==> inputs of cedar <==
==> flow/design.v <==
`timescale 1ns / 1ps
module bcd(clk, rst, broj, desetice, jedinice);
   input clk;                                               
   input rst;                                               
   input  [7:0] broj;                                       
   output reg [3:0] desetice;                               
   output reg [3:0] jedinice;                               
   reg [15:0] shift;                                        
   reg [3:0] i;                                             
   reg [15:0] t;                                            
   always @(posedge clk)
   begin
      if (rst)
         i <= 4'd0;
      else
      begin
         t = shift;
         if (i == 0)                                        
         begin
            t[15:8] = 8'd0;
            t[7:0] = broj;
         end
         if (i < 8)                                         
         begin
            if (t[11:8] >= 5)                               
               t[11:8] = t[11:8] + 4'd3;                    
            if (t[15:12] >= 5)                              
               t[15:12] = t[15:12] + 4'd3;                  
            t = t << 1;                                     
            shift <= t;
            i <= i + 4'd1;
         end
         else                                               
         begin
            desetice <= shift[15:12];
            jedinice <= shift[11:8];
            i <= 4'd0;
         end
      end
   end
endmodule
`timescale 1ns / 1ps
module kosarka(
      input clk,                                            
      input rst,                                            
      input b0,b1,b2,b3,                                    
      input p0,p1,p2,                                       
      output a,b,c,d,e,f,g,dp,                              
      output [3:0] an                                       
    );
localparam [16:0] DIV_D = 17'd25;                           
localparam [28:0] DIV_V = 29'd500;                          
reg clkD,clkV;                                              
reg [16:0] brojacD;                                         
reg [28:0] brojacV;                                         
reg [7:0] vremeA,vremeB,rezulA,rezulB;                      
reg [3:0] displej;                                          
reg [6:0] s_seg;                                            
reg [3:0] cifra;                                            
reg stop;                                                   
wire [3:0] vremeAdesetice, vremeAjedinice, vremeBdesetice, vremeBjedinice;   
wire [3:0] rezulAdesetice, rezulAjedinice, rezulBdesetice, rezulBjedinice;   
reg stanjeB0, stanjeB1, stanjeB2, stanjeB3;                 
bcd bcd_vremeA(clk, rst, vremeA, vremeAdesetice, vremeAjedinice);
bcd bcd_vremeB(clk, rst, vremeB, vremeBdesetice, vremeBjedinice);            
bcd bcd_rezulA(clk, rst, rezulA, rezulAdesetice, rezulAjedinice);
bcd bcd_rezulB(clk, rst, rezulB, rezulBdesetice, rezulBjedinice);
wire tickD = (brojacD == DIV_D) && !clkD;                   
wire tickV = (brojacV == DIV_V) && !clkV;                   
reg n_stop, n_s0, n_s1, n_s2, n_s3;
reg [7:0] n_rezulA, n_rezulB;
reg [3:0] n_displej, n_cifra;
always @(*)
   begin
      n_stop = stop;
      n_s0 = stanjeB0; n_s1 = stanjeB1; n_s2 = stanjeB2; n_s3 = stanjeB3;
      n_rezulA = rezulA; n_rezulB = rezulB;
      n_displej = displej; n_cifra = cifra;
      if(vremeA==0 && vremeB==0)                            
         n_stop = 1'b1;                                     
      case({p2,cifra})
         5'b00111: begin n_displej = vremeBjedinice; n_cifra = 4'b1110; end
         5'b01110: begin n_displej = vremeBdesetice; n_cifra = 4'b1101; end   
         5'b01101: begin n_displej = vremeAjedinice; n_cifra = 4'b1011; end
         5'b01011: begin n_displej = vremeAdesetice; n_cifra = 4'b0111; end
         5'b10111: begin n_displej = rezulBjedinice; n_cifra = 4'b1110; end
         5'b11110: begin n_displej = rezulBdesetice; n_cifra = 4'b1101; end   
         5'b11101: begin n_displej = rezulAjedinice; n_cifra = 4'b1011; end
         5'b11011: begin n_displej = rezulAdesetice; n_cifra = 4'b0111; end
         default: ;
      endcase
      if(b0 == 1'b1)
         n_s0 = 1'b1;                                       
      if(n_s0==1'b1 && b0 == 1'b0)                          
      begin
         n_stop = ~n_stop;                                  
         n_s0 = 1'b0;
      end
      if(b1 == 1'b1)
         n_s1 = 1'b1;                                       
      if(n_s1==1'b1 && b1 == 1'b0)
      begin
         case({p1,p0})
            2'b00: n_rezulB = n_rezulB+8'd3;                
            2'b01: n_rezulB = n_rezulB-8'd3;
            2'b10: n_rezulA = n_rezulA+8'd3;
            2'b11: n_rezulA = n_rezulA-8'd3;
         endcase
         n_s1 = 1'b0;
      end
      if(b2 == 1'b1)
         n_s2 = 1'b1;                                       
      if(n_s2==1'b1 && b2 == 1'b0)
      begin
         case({p1,p0})
            2'b00: n_rezulB = n_rezulB+8'd2;                
            2'b01: n_rezulB = n_rezulB-8'd2;
            2'b10: n_rezulA = n_rezulA+8'd2;
            2'b11: n_rezulA = n_rezulA-8'd2;
         endcase
         n_s2 = 1'b0;
      end
      if(b3 == 1'b1)
         n_s3 = 1'b1;                                       
      if(n_s3==1'b1 && b3 == 1'b0)
      begin
         case({p1,p0})
            2'b00: n_rezulB = n_rezulB+8'd1;                
            2'b01: n_rezulB = n_rezulB-8'd1;
            2'b10: n_rezulA = n_rezulA+8'd1;
            2'b11: n_rezulA = n_rezulA-8'd1;
         endcase
         n_s3 = 1'b0;
      end
   end
always @(posedge clk)
   begin
      if (rst)
      begin
         clkD <= 1'b0; clkV <= 1'b0;
         brojacD <= 17'd0; brojacV <= 29'd0;
         vremeA <= 8'd40; vremeB <= 8'd0;                   
         rezulA <= 8'd0; rezulB <= 8'd0;
         displej <= 4'b0110;
         s_seg <= 7'd0;
         cifra <= 4'b1110;
         stop <= 1'b1;
         stanjeB0 <= 1'b0; stanjeB1 <= 1'b0; stanjeB2 <= 1'b0; stanjeB3 <= 1'b0;
      end
      else
      begin
         if(brojacD==DIV_D)                                 
         begin
            clkD <= ~clkD;
            brojacD <= 17'd1;
         end
         else
            brojacD <= brojacD+17'd1;
         if(brojacV==DIV_V)                                 
         begin
            clkV <= ~clkV;
            brojacV <= 29'd1;
         end
         else
            brojacV <= brojacV+29'd1;
         case(displej)
            4'd0 : s_seg <= 7'b1000000;                     
            4'd1 : s_seg <= 7'b1111001;                     
            4'd2 : s_seg <= 7'b0100100;                     
            4'd3 : s_seg <= 7'b0110000;                     
            4'd4 : s_seg <= 7'b0011001;                     
            4'd5 : s_seg <= 7'b0010010;                     
            4'd6 : s_seg <= 7'b0000010;                     
            4'd7 : s_seg <= 7'b1111000;                     
            4'd8 : s_seg <= 7'b0000000;                     
            4'd9 : s_seg <= 7'b0010000;                     
            default : s_seg <= 7'b1000000;                  
         endcase
         if (tickV)                                         
         begin
            if(stop==0)                                     
            begin
               if(vremeB==0)                                
               begin
                  vremeB <= 8'd59;                          
                  vremeA <= vremeA-8'd1;                    
               end
               else
                  vremeB <= vremeB-8'd1;
            end
         end
         if (tickD)                                         
         begin
            stop <= n_stop;
            stanjeB0 <= n_s0; stanjeB1 <= n_s1; stanjeB2 <= n_s2; stanjeB3 <= n_s3;
            rezulA <= n_rezulA; rezulB <= n_rezulB;
            displej <= n_displej;
            cifra <= n_cifra;
         end
      end
   end
assign an = cifra;
assign {g, f, e, d, c, b, a} = s_seg;                       
assign dp = 1'b1;                                           
endmodule
==> flow/run.sh <==
#!/bin/bash
# the make line also repeats each setting of config.mk as NAME=value (left out here)
make -C /OpenROAD-flow-scripts/flow DESIGN_CONFIG=/design/flow/config.mk WORK_HOME=/design/flow/orfs CLKGATE_MAP_FILE= finish
==> flow/config.mk <==
export PLATFORM = sky130hd
export DESIGN_NAME = kosarka
export DESIGN_NICKNAME = kosarka
export VERILOG_FILES = /design/flow/design.v
export SDC_FILE = /design/flow/constraint.sdc
export NUM_CORES = 4
export LEC_CHECK = 0
export CAP_MARGIN = 20
export CORE_MARGIN = 2
export CORE_UTILIZATION = 40
export CTS_CLUSTER_DIAMETER = 213
export GPL_TIMING_DRIVEN = 0
export SETUP_SLACK_MARGIN = 2.99
export SLEW_MARGIN = 20
export TNS_END_PERCENT = 80
==> flow/constraint.sdc <==
create_clock -name core_clock -period 10.0 [get_ports {clk}]
set_input_delay 2.0000 -clock core_clock [delete_from_list [all_inputs] [get_ports {clk}]]
set_output_delay 2.0000 -clock core_clock [all_outputs]
set_load 0.01 [all_outputs]
==> inputs of nickel, as changes to cedar <==
- CTS_CLUSTER_DIAMETER: 213 -> unset
- GPL_TIMING_DRIVEN: 0 -> unset
- SETUP_SLACK_MARGIN: 2.99 -> unset
- TNS_END_PERCENT: 80 -> unset
==> flow/constraint.sdc (replaced) <==
create_clock -name core_clock -period 7.18 [get_ports {clk}]
set_input_delay 1.4360 -clock core_clock [delete_from_list [all_inputs] [get_ports {clk}]]
set_output_delay 1.4360 -clock core_clock [all_outputs]
set_load 0.01 [all_outputs]
==> qor summary <==
|  | nickel | cedar |
|---|---|---|
| Via Count | 8947 | 9181 |
| Run status | finished clean | finished clean |
| Initial antenna violation count | 1 | 0 |
| First drt pass iteration count | 5 | 8 |
| Highest net fanout along the worst path | 21 | 10 |
| Part of the total power dissipated in sequential elements | 44.6% | 49.4% |
| IO Port Bufs | 19 | 18 |
| Power share of the combinational group | 7.8% | 9.2% |
| Number of placed cells counting well taps | 1657 | 1706 |
| Cell area reported after detailed placement | 0.01219 mm² | 0.01239 mm² |
| Maximum vdd ir drop | 0.1592 mV | 0.1246 mV |
| Int Pwr | 2.301 mW | 1.480 mW |
| Final Skew | 0.02010 ns | 0.01792 ns |
| OpenROAD warnings | 46 | 47 |
| Count of instances resized after the clock tree is built | 0 | 1 |
| Global routing met3 resource utilization | 2.502% | 2.176% |
Power is estimated from default activity; no workload was simulated.
